==> inputs of job 6584 <==
==> flow/design.v (excerpt) <==
module div_unit
(
    input  logic        clk,
    input  logic        rst,
    input  logic        issue,           
    input  logic [2:0]  funct3,          
    input  logic [6:0]  opcode,
    input  logic [4:0]  rd,
    input  logic [5:0]  pd,
    input  logic [2:0]  rob_idx,
    input  logic [31:0] pc,
    input  logic [31:0] ps1_value,
    input  logic [31:0] ps2_value,
    output logic        ready,           
    input  logic        cdb_dequeue,     
    output logic        res_valid,
    output logic [4:0]  res_rd,
    output logic [5:0]  res_pd,
    output logic [2:0]  res_rob_idx,
    output logic [31:0] res_value,
    output logic [31:0] res_rs1_value,
    output logic [31:0] res_rs2_value,
    output logic [31:0] res_pc,
    output logic [31:0] res_pc_next,
    output logic [6:0]  res_opcode
);
make LEC_CHECK=0 CAP_MARGIN=40 CORE_MARGIN=2 CORE_UTILIZATION=68 CTS_CLUSTER_SIZE=98 GPL_TIMING_DRIVEN=1 PLACE_DENSITY=0.62 SETUP_SLACK_MARGIN=-0.02 SLEW_MARGIN=20 TNS_END_PERCENT=5 finish   # period 4.88 ns
run.sh (not shown) runs the stock make flow with config.mk's settings and CLKGATE_MAP_FILE=.
==> job 8043: changes against job 6584 <==
==> flow/config.mk (replaced) <==
export PLATFORM = sky130hd
export DESIGN_NAME = div_unit
export DESIGN_NICKNAME = div_unit
export VERILOG_FILES = /design/flow/design.v
export SDC_FILE = /design/flow/constraint.sdc
export NUM_CORES = 4
export LEC_CHECK = 0
export CAP_MARGIN = 20
export CORE_MARGIN = 2
export CORE_UTILIZATION = 70
export SLEW_MARGIN = 20
==> flow/constraint.sdc (replaced) <==
create_clock -name core_clock -period 3.92 [get_ports {clk}]
set_input_delay 0.7840 -clock core_clock [delete_from_list [all_inputs] [get_ports {clk}]]
set_output_delay 0.7840 -clock core_clock [all_outputs]
set_load 0.01 [all_outputs]
==> job 8673: changes against job 6584 <==
==> flow/config.mk (replaced) <==
export PLATFORM = sky130hd
export DESIGN_NAME = div_unit
export DESIGN_NICKNAME = div_unit
export VERILOG_FILES = /design/flow/design.v
export SDC_FILE = /design/flow/constraint.sdc
export NUM_CORES = 4
export LEC_CHECK = 0
export ABC_AREA = 1
export CAP_MARGIN = 0
export CELL_PAD_IN_SITES_DETAIL_PLACEMENT = 2
export CORE_MARGIN = 2
export CORE_UTILIZATION = 62
export CTS_CLUSTER_DIAMETER = 290
export CTS_CLUSTER_SIZE = 98
export GPL_ROUTABILITY_DRIVEN = 0
export GPL_TIMING_DRIVEN = 0
export MAX_ROUTING_LAYER = met4
export MIN_ROUTING_LAYER = met2
export PLACE_DENSITY_LB_ADDON = 0.04
export SLEW_MARGIN = 20
export TNS_END_PERCENT = 35
==> flow/constraint.sdc (replaced) <==
create_clock -name core_clock -period 3.93 [get_ports {clk}]
set_input_delay 0.7860 -clock core_clock [delete_from_list [all_inputs] [get_ports {clk}]]
set_output_delay 0.7860 -clock core_clock [all_outputs]
set_load 0.01 [all_outputs]
==> job 563: changes against job 6584 <==
==> flow/config.mk (replaced) <==
export PLATFORM = sky130hd
export DESIGN_NAME = div_unit
export DESIGN_NICKNAME = div_unit
export VERILOG_FILES = /design/flow/design.v
export SDC_FILE = /design/flow/constraint.sdc
export NUM_CORES = 4
export LEC_CHECK = 0
export CAP_MARGIN = 35
export CELL_PAD_IN_SITES_GLOBAL_PLACEMENT = 3
export CORE_MARGIN = 2
export CORE_UTILIZATION = 40
export CTS_CLUSTER_DIAMETER = 305
export MAX_ROUTING_LAYER = met4
export PLACE_DENSITY = 0.6
export SLEW_MARGIN = 0
==> flow/constraint.sdc (replaced) <==
create_clock -name core_clock -period 5.5 [get_ports {clk}]
set_input_delay 1.1000 -clock core_clock [delete_from_list [all_inputs] [get_ports {clk}]]
set_output_delay 1.1000 -clock core_clock [all_outputs]
set_load 0.01 [all_outputs]
==> qor summary <==
metric	job 8043	job 6584	job 563	job 8673
Outcome	finished with violations	finished with violations	finished clean	stopped before the end
Last stage reached	-	-	-	detailed placement (3_5_place_dp)
Violated checks	setup timing	setup timing	-	-
Fraction of the core area covered by cells at the end of the flow	92.97%	84.28%	49.81%	-
Final standard cell area without fillers	0.02189 mm2	0.02050 mm2	0.02080 mm2	-
Area growth, synth to finish	29.65%	21.41%	23.21%	-
Total wire length after detailed routing	73420 um	51180 um	54230 um	-
Launch instance of the worst min-delay path	div.state[0]	div.state[0]	div.state[0]	-
Area of the multi-input gates	0.008242 mm2	0.007759 mm2	0.007705 mm2	-
Adder Area Share	3.157%	3.157%	3.157%	2.822%
Maximum number of pins on one net before global-route repair	122	120	120	-
Number of sequential cells in the layout	262	262	262	-
Vertical extent of the die	159.3 um	161.6 um	209.4 um	178.5 um
Number of pins with negative max-slew slack in the final report	0	0	0	-
Post-CTS Resized	129	10	1	-
Cell with the largest stage delay on the worst path	or4_4	or4_4	or4_4	-
Post-synthesis cell type count	69	69	69	49
Layout clock buffer count	37	33	43	-
Horizontal die size	159.3 um	161.6 um	209.4 um	178.5 um
Post-cts hold buffer count	0	0	0	-
Sw Share	35.32%	32.56%	32.12%	-
